==> run R <==
## ICMS
module ICMS(
    input CLK,
    input RST,
    input radar_echo,
    input scan_for_target,
    input [31:0] jet_speed,
    input [31:0] max_safe_distance,
    input [5:0] wind,
    input thunderstorm,
    input [1:0] visibility,
    input signed [7:0] temperature,
    output radar_pulse_trigger,
    output [31:0] distance_to_target,
    output safe_to_engage,
    output threat_detected,
    output emergency_landing_alert,
    output [1:0] ECSU_state,  
    output [1:0] ARTAU_state
);
Settings: LEC_CHECK=0, CAP_MARGIN=20, CORE_MARGIN=2, CORE_UTILIZATION=58, SLEW_MARGIN=20, TNS_END_PERCENT=5; clock period 23.5 ns.
run.sh (not shown) runs the stock make flow with config.mk's settings and CLKGATE_MAP_FILE=.
==> inputs of run E, as changes to run R <==
- ABC_AREA: unset -> 1
- CAP_MARGIN: 20 -> 40
- CORE_UTILIZATION: 58 -> 72
- TNS_END_PERCENT: 5 -> 20
==> flow/constraint.sdc (replaced) <==
create_clock -name core_clock -period 24.6 [get_ports {CLK}]
set_input_delay 4.9200 -clock core_clock [delete_from_list [all_inputs] [get_ports {CLK}]]
set_output_delay 4.9200 -clock core_clock [all_outputs]
set_load 0.01 [all_outputs]
==> inputs of run K, as changes to run R <==
- ABC_AREA: unset -> 1
- CORE_UTILIZATION: 58 -> 72
- CTS_CLUSTER_SIZE: unset -> 70
- SETUP_SLACK_MARGIN: unset -> 3.0
- TNS_END_PERCENT: 5 -> unset
==> flow/constraint.sdc (replaced) <==
create_clock -name core_clock -period 11.9 [get_ports {CLK}]
set_input_delay 2.3800 -clock core_clock [delete_from_list [all_inputs] [get_ports {CLK}]]
set_output_delay 2.3800 -clock core_clock [all_outputs]
set_load 0.01 [all_outputs]
==> results <==
- Run K died in 4_1_cts, error DPL-0033. Run R finished but failed the layout checks on negative setup slack. Run E finished clean.
- Sequential share of layout area: run E is higher than run R (2.6 points).
- In run E the critical path depth is higher than in run R, by 68.
- Flip-flop count is the same in run R and run E.


==> 04-26: inputs <==
Starting RTL as in the previous note.
make LEC_CHECK=0 ABC_AREA=1 CAP_MARGIN=20 CORE_ASPECT_RATIO=0.5 CORE_MARGIN=2 CORE_UTILIZATION=72 CTS_CLUSTER_DIAMETER=396 CTS_CLUSTER_SIZE=97 SETUP_SLACK_MARGIN=3.39 SLEW_MARGIN=20 TNS_END_PERCENT=5 finish   # period 11.2 ns
==> inputs of 06-19, as changes to 04-26 <==
- ABC_AREA: 1 -> default
- CORE_ASPECT_RATIO: 0.5 -> default
- CORE_UTILIZATION: 72 -> 56
- CTS_CLUSTER_DIAMETER: 396 -> default
- CTS_CLUSTER_SIZE: 97 -> default
- SETUP_SLACK_MARGIN: 3.39 -> default
- TNS_END_PERCENT: 5 -> default
==> flow/constraint.sdc (replaced) <==
create_clock -name core_clock -period 23.5 [get_ports {CLK}]
set_input_delay 4.7000 -clock core_clock [delete_from_list [all_inputs] [get_ports {CLK}]]
set_output_delay 4.7000 -clock core_clock [all_outputs]
set_load 0.01 [all_outputs]
==> inputs of 07-22, as changes to 04-26 <==
- CELL_PAD_IN_SITES_GLOBAL_PLACEMENT: default -> 1
- CORE_UTILIZATION: 72 -> 19
- CTS_CLUSTER_DIAMETER: 396 -> 211
- CTS_CLUSTER_SIZE: 97 -> 99
- SETUP_SLACK_MARGIN: 3.39 -> default
- TNS_END_PERCENT: 5 -> default
==> flow/constraint.sdc (replaced) <==
create_clock -name core_clock -period 30.0 [get_ports {CLK}]
set_input_delay 6.0000 -clock core_clock [delete_from_list [all_inputs] [get_ports {CLK}]]
set_output_delay 6.0000 -clock core_clock [all_outputs]
set_load 0.01 [all_outputs]
==> comparison table <==
metric	07-22	06-19	04-26
Biggest fanout along the worst timing path	16	7	-
Critical path capture point	artau_inst.distance2[0]	artau_inst.distance2[0]	-
Portion of the layout cell area used by non-clock buffers	0.0480	0.236	-
Largest contributor to cell area by class	logic gates	logic gates	-
Proportion of synthesized chip area in sequential cells	0.123	0.118	0.123
Final instance count without filler cells	5,240	4,665	-
Worst path bufs/invs	17	24	-
Status	complete, no violations	finished with violations	stopped before the end
Stage where the flow stopped	-	-	global routing (5_1_grt)
Layout check failures	-	negative setup slack	-
R2r startpoint	artau_inst.elapsed_time[11]	artau_inst.elapsed_time[9]	-
Clock Skew	0.0172 ns	0.0179 ns	-
Worst path most repeated cell	sky130_fd_sc_hd__nand2_1	sky130_fd_sc_hd__buf_4	-
Transition time of the tightest slew-check pin	0.951 ns	1.11 ns	-
Setup Crit Path Kind	reg -> reg	reg -> reg	-
Remaining design rule violation count	0	0	-


==> inputs of 08-14 <==
Starting RTL as in the previous note.
clock: 30.4 ns
lec_check: 0
cap_margin: 20
core_aspect_ratio: 0.54
core_margin: 2
core_utilization: 71
cts_cluster_diameter: 28
cts_cluster_size: 73
setup_slack_margin: 5.0
slew_margin: 20
==> 01-22: changes against 08-14 <==
- CORE_ASPECT_RATIO: 0.54 -> not set
- CORE_UTILIZATION: 71 -> 58
- CTS_CLUSTER_DIAMETER: 28 -> not set
- CTS_CLUSTER_SIZE: 73 -> not set
- SETUP_SLACK_MARGIN: 5.0 -> not set
- TNS_END_PERCENT: not set -> 5
==> flow/constraint.sdc (replaced) <==
create_clock -name core_clock -period 19.1 [get_ports {CLK}]
set_input_delay 3.8200 -clock core_clock [delete_from_list [all_inputs] [get_ports {CLK}]]
set_output_delay 3.8200 -clock core_clock [all_outputs]
set_load 0.01 [all_outputs]
==> 06-06: changes against 08-14 <==
- ABC_AREA: not set -> 1
- CAP_MARGIN: 20 -> 40
- CORE_ASPECT_RATIO: 0.54 -> not set
- CORE_UTILIZATION: 71 -> 72
- CTS_CLUSTER_DIAMETER: 28 -> not set
- CTS_CLUSTER_SIZE: 73 -> 95
- PLACE_DENSITY: not set -> 0.42
- TNS_END_PERCENT: not set -> 20
==> flow/constraint.sdc (replaced) <==
create_clock -name core_clock -period 24.6 [get_ports {CLK}]
set_input_delay 4.9200 -clock core_clock [delete_from_list [all_inputs] [get_ports {CLK}]]
set_output_delay 4.9200 -clock core_clock [all_outputs]
set_load 0.01 [all_outputs]
==> notes <==
- Count of clock-buffer cells in the layout: 01-22 is lower than 06-06 (1).
- In 06-06 the setup slack is better than in 01-22, by 8.8 ns.
- Clock skew: 01-22 is lower than 06-06 (0.0069 ns).
- Between 01-22 and 06-06, the lower register-to-register slack is in 01-22 (gap 8.8 ns).
- Between 01-22 and 06-06, the lower via count is in 06-06 (gap about 12%, measured against 06-06).
- 01-22 completed and failed the layout checks on negative setup slack. 06-06 finished with timing, DRC and antenna clean. 08-14 aborted during 5_1_grt, error ODB-0269.
- Between 06-06 and 01-22, the lower first-iteration DRC count is in 01-22 (gap about 8%, measured against 01-22).
- Of 08-14 and 06-06, 08-14 has the higher synthesized area (gap about 4%, measured against 06-06).
- Between 01-22 and 06-06, the lower synthesized cell count is in 01-22 (gap 10%, measured against 06-06).
==> figures <==
| metric | 08-14 | 01-22 | 06-06 |
|---|---|---|---|
| Result of the run | did not finish | complete, but fails checks | complete, no violations |
| Last stage reached | 5_1_grt | - | - |
| Layout check failures | - | negative setup slack | - |
| Proportion of cell area occupied by registers | - | 8.34% | 10.2% |
| Post-synthesis share of cell area spent on full adders, half adders and majority gates | 22.2% | 22.2% | 23.0% |
| Slowest cell delay on critical path | - | 0.57 ns | 0.57 ns |
| Number of maximum-capacitance constraint violations | - | 0 | 0 |
| Worst Hold Margin | - | 0.498 ns | 0.492 ns |
| Pins Over Slew Limit | - | 0 | 0 |
| Data required time at the worst endpoint | - | 19.23 ns | 24.73 ns |
| Instance count after placement with tap cells included | 3599 | 4504 | 3991 |
| Mean cell area of the mapped netlist | 8.00 um2 | 8.00 um2 | 6.88 um2 |
| Core Area | 34500 um2 | 42000 um2 | 32500 um2 |
| Post-layout net count | - | 4505 | 4192 |
| Slowest stage cell on the critical path | - | sky130_fd_sc_hd__or4_4 | sky130_fd_sc_hd__fa_1 |
| Router iterations before antenna repair | - | 8 | 14 |
| Number of DRC violations after detailed routing | - | 0 | 0 |
| Final antenna diode count | - | 0 | 1 |
| Post-DRT Antenna Nets | - | 0 | 0 |
| Hold Path Sink | - | artau_inst.distance1[1]$_DFFE_PP0P_ | artau_inst.distance1[22]$_DFFE_PP0P_ |
| Fill count | - | 2554 | 1628 |


==> v19 <==
==> flow/design.v <==
`timescale 1us / 1ps
module ARTAU(
    input radar_echo,
    input scan_for_target,
    input [31:0] jet_speed,
    input [31:0] max_safe_distance,
    input RST,
    input CLK,
    output reg radar_pulse_trigger,
    output reg [31:0] distance_to_target,
    output reg threat_detected,
    output reg [1:0] ARTAU_state
);
reg [31:0] distance1;   
reg [31:0] distance2;   
reg [11:0] elapsed_time;   
reg have_prev;          
parameter c0 = 300000000;   
parameter radar_pulse_duration = 300;   
parameter max_listen_time = 2000;   
parameter assess_timeout = 3000;   
wire [40:0] echo_product = c0 * elapsed_time;
wire [40:0] echo_distance = echo_product / 2000;
wire [11:0] elapsed_ms = elapsed_time / 1000;
wire [44:0] predicted_distance = distance2 + jet_speed * elapsed_ms;
always @(posedge CLK or posedge RST) begin
    if (RST) begin
        ARTAU_state <= 2'b00;   
        radar_pulse_trigger <= 0;
        distance_to_target <= 0;
        threat_detected <= 0;
        distance1 <= 0;
        elapsed_time <= 0;
        have_prev <= 0;
    end else begin
        case (ARTAU_state)
            2'b00:   
                if (scan_for_target) begin
                    radar_pulse_trigger <= 1;
                    ARTAU_state <= 2'b01;   
                end
            2'b01:   
                if (elapsed_time < radar_pulse_duration) begin
                    radar_pulse_trigger <= 1;
                    elapsed_time <= elapsed_time + 100;   
                end else begin
                    radar_pulse_trigger <= 0;
                    elapsed_time <= 0;
                    ARTAU_state <= 2'b10;   
                end
            2'b10:   
                if (elapsed_time < max_listen_time) begin
                    if (radar_echo) begin
                        distance1 <= distance2;
                        distance2 <= echo_distance[31:0];
                        elapsed_time <= 0;
                        if (have_prev) begin
                            ARTAU_state <= 2'b11;   
                        end else begin
                            have_prev <= 1;
                            radar_pulse_trigger <= 1;
                            ARTAU_state <= 2'b01;   
                        end
                    end else begin
                        elapsed_time <= elapsed_time + 100;
                    end
                end else begin
                    ARTAU_state <= 2'b00;
                    radar_pulse_trigger <= 0;
                    distance_to_target <= 0;
                    threat_detected <= 0;
                    elapsed_time <= 0;
                    have_prev <= 0;
                end
            2'b11:   
                if (elapsed_time < assess_timeout) begin
                    distance_to_target <= distance2;
                    threat_detected <= (predicted_distance < distance1) && distance2 < max_safe_distance;
                    if (scan_for_target) begin
                        radar_pulse_trigger <= 1;
                        elapsed_time <= 0;
                        ARTAU_state <= 2'b01;   
                    end else begin
                        elapsed_time <= elapsed_time + 100;
                    end
                end else begin
                    ARTAU_state <= 2'b00;
                    radar_pulse_trigger <= 0;
                    distance_to_target <= 0;
                    threat_detected <= 0;
                    elapsed_time <= 0;
                    have_prev <= 0;
                end
        endcase
    end
end
endmodule
module ECSU(
    input CLK,
    input RST,
    input thunderstorm,
    input [5:0] wind,
    input [1:0] visibility,
    input signed [7:0] temperature,
    output reg severe_weather,
    output reg emergency_landing_alert,
    output reg [1:0] ECSU_state
);
    parameter ALL_CLEAR = 2'b00;
    parameter CAUTION = 2'b01;
    parameter HIGH_ALERT = 2'b10;
    parameter EMERGENCY = 2'b11;
    reg [1:0] current_state, next_state;
    always @(posedge CLK or posedge RST) begin
        if (RST) begin
            current_state <= ALL_CLEAR;
        end else begin
            current_state <= next_state;
        end
    end
    always @(*) begin
        severe_weather = (current_state == HIGH_ALERT) || (current_state == EMERGENCY);
        emergency_landing_alert = (current_state == EMERGENCY);
        ECSU_state = current_state;
    end
    always @(*) begin
        next_state = current_state;
        case (current_state)
            ALL_CLEAR: begin
                if (wind >= 11 && wind <= 15)  
                    next_state = CAUTION;
                else if (visibility == 2'b01)  
                    next_state = CAUTION;
                else if (thunderstorm || wind > 15 || temperature > 35 || temperature < -35 || visibility == 2'b11) begin
                    next_state = HIGH_ALERT;
                end
            end
            CAUTION: begin
                if (wind <= 10 && visibility == 2'b00)  
                    next_state = ALL_CLEAR;
                else if (thunderstorm || wind > 15 || temperature > 35 || temperature < -35 || visibility == 2'b11) begin
                    next_state = HIGH_ALERT;
                end
            end
            HIGH_ALERT: begin
                if (temperature < -40 || temperature > 40 || wind > 20) begin
                    next_state = EMERGENCY;
                end else if (!thunderstorm && wind <= 10 && temperature >= -35 && temperature <= 35 && visibility != 2'b11) begin
                    next_state = CAUTION;
                end
            end
            EMERGENCY: begin
            end
        endcase
    end
endmodule
`timescale 1us / 1ps
module ICMS(
    input CLK,
    input RST,
    input radar_echo,
    input scan_for_target,
    input [31:0] jet_speed,
    input [31:0] max_safe_distance,
    input [5:0] wind,
    input thunderstorm,
    input [1:0] visibility,
    input signed [7:0] temperature,
    output radar_pulse_trigger,
    output [31:0] distance_to_target,
    output safe_to_engage,
    output threat_detected,
    output emergency_landing_alert,
    output [1:0] ECSU_state,  
    output [1:0] ARTAU_state
);
   wire severe_weather;
   ARTAU artau_inst (
       .radar_echo(radar_echo),
       .scan_for_target(scan_for_target),
       .jet_speed(jet_speed),
       .max_safe_distance(max_safe_distance),
       .RST(RST),
       .CLK(CLK),
       .radar_pulse_trigger(radar_pulse_trigger),
       .distance_to_target(distance_to_target),
       .threat_detected(threat_detected),
       .ARTAU_state(ARTAU_state)
   );
   ECSU ecsu_inst (
       .CLK(CLK),
       .RST(RST),
       .thunderstorm(thunderstorm),
       .wind(wind),
       .visibility(visibility),
       .temperature(temperature),
       .severe_weather(severe_weather),
       .emergency_landing_alert(emergency_landing_alert),
       .ECSU_state(ECSU_state)
   );
   assign safe_to_engage = (threat_detected) && (!severe_weather);
endmodule
==> flow/run.sh <==
#!/bin/bash
# the make line also repeats each setting of config.mk as NAME=value (left out here)
make -C /OpenROAD-flow-scripts/flow DESIGN_CONFIG=/design/flow/config.mk WORK_HOME=/design/flow/orfs CLKGATE_MAP_FILE= finish
==> flow/config.mk <==
export PLATFORM = sky130hd
export DESIGN_NAME = ICMS
export DESIGN_NICKNAME = ICMS
export VERILOG_FILES = /design/flow/design.v
export SDC_FILE = /design/flow/constraint.sdc
export NUM_CORES = 4
export LEC_CHECK = 0
export CAP_MARGIN = 20
export CORE_MARGIN = 2
export CORE_UTILIZATION = 72
export CTS_CLUSTER_DIAMETER = 46
export CTS_CLUSTER_SIZE = 40
export MAX_ROUTING_LAYER = met4
export PLACE_DENSITY_LB_ADDON = 0.26
export SETUP_SLACK_MARGIN = 3.67
export SLEW_MARGIN = 20
==> flow/constraint.sdc <==
create_clock -name core_clock -period 24.4 [get_ports {CLK}]
set_input_delay 4.8800 -clock core_clock [delete_from_list [all_inputs] [get_ports {CLK}]]
set_output_delay 4.8800 -clock core_clock [all_outputs]
set_load 0.01 [all_outputs]
==> v27: changes against v19 <==
- ABC_AREA: unset -> 1
- CORE_UTILIZATION: 72 -> 58
- CTS_CLUSTER_DIAMETER: 46 -> unset
- CTS_CLUSTER_SIZE: 40 -> 73
- MAX_ROUTING_LAYER: met4 -> unset
- PLACE_DENSITY_LB_ADDON: 0.26 -> unset
- SETUP_SLACK_MARGIN: 3.67 -> unset
==> flow/constraint.sdc (replaced) <==
create_clock -name core_clock -period 23.5 [get_ports {CLK}]
set_input_delay 4.7000 -clock core_clock [delete_from_list [all_inputs] [get_ports {CLK}]]
set_output_delay 4.7000 -clock core_clock [all_outputs]
set_load 0.01 [all_outputs]
==> v32: changes against v19 <==
- CORE_UTILIZATION: 72 -> 40
- CTS_CLUSTER_DIAMETER: 46 -> unset
- CTS_CLUSTER_SIZE: 40 -> unset
- MAX_ROUTING_LAYER: met4 -> unset
- PLACE_DENSITY_LB_ADDON: 0.26 -> unset
- SETUP_SLACK_MARGIN: 3.67 -> unset
==> flow/constraint.sdc (replaced) <==
create_clock -name core_clock -period 30.0 [get_ports {CLK}]
set_input_delay 6.0000 -clock core_clock [delete_from_list [all_inputs] [get_ports {CLK}]]
set_output_delay 6.0000 -clock core_clock [all_outputs]
set_load 0.01 [all_outputs]
==> comparison table <==
quantity                                                                                v27                             v19                          v32
Std-Cell Core Area                                                              0.0406 mm^2                     0.0337 mm^2                  0.0614 mm^2
Worst slew margin relative to its limit                                               30.5%                               -                        27.9%
Die extent in x                                                                      206 um                          189 um                       253 um
Root cell of the clock tree                                      sky130_fd_sc_hd__clkbuf_16                               -   sky130_fd_sc_hd__clkbuf_16
CP startpoint                                                    artau_inst.elapsed_time[5]                               -  artau_inst.elapsed_time[11]
Seq_cells                                                                               110                               -                          110
End of the critical path                                            artau_inst.distance2[0]                               -      artau_inst.distance2[1]
RD Place Congestion                                                                   0.944                            1.14                        0.903
Worst R2R End                                                       artau_inst.distance2[0]                               -      artau_inst.distance2[1]
Cell count listed in synth_stat.txt                                                    3448                            3088                         3088
Hold path cells                                                                           2                               -                            2
Result of the run                                                   complete, no violations       aborted with a tool error      complete, no violations
Stage where the flow stopped                                                              -  clock tree synthesis (4_1_cts)                            -
Post-Syn Area per Cell                                                            6.88 um^2                       8.00 um^2                    8.00 um^2
Number of warning messages in the logs                                                   55                               -                           53
GRT met1 Usage                                                                        38.0%                               -                        30.3%
Setup slack on the worst flop-to-flop path                                          1.48 ns                               -                      1.56 ns
Non-clock inverter count in the final layout                                            664                               -                          280
Die Outline Area                                                                0.0425 mm^2                     0.0358 mm^2                  0.0638 mm^2
Count of nets left with antenna violations after detail routing                           0                               -                            0
Class of the most critical setup path                                            reg -> reg                               -                   reg -> reg
First-pass iteration count of the detailed router                                         7                               -                            6
Filler cell count                                                                      3597                               -                         5975
Count of nets after finishing                                                          4115                               -                         3701
Critical register-to-register path startpoint                    artau_inst.elapsed_time[5]                               -  artau_inst.elapsed_time[11]
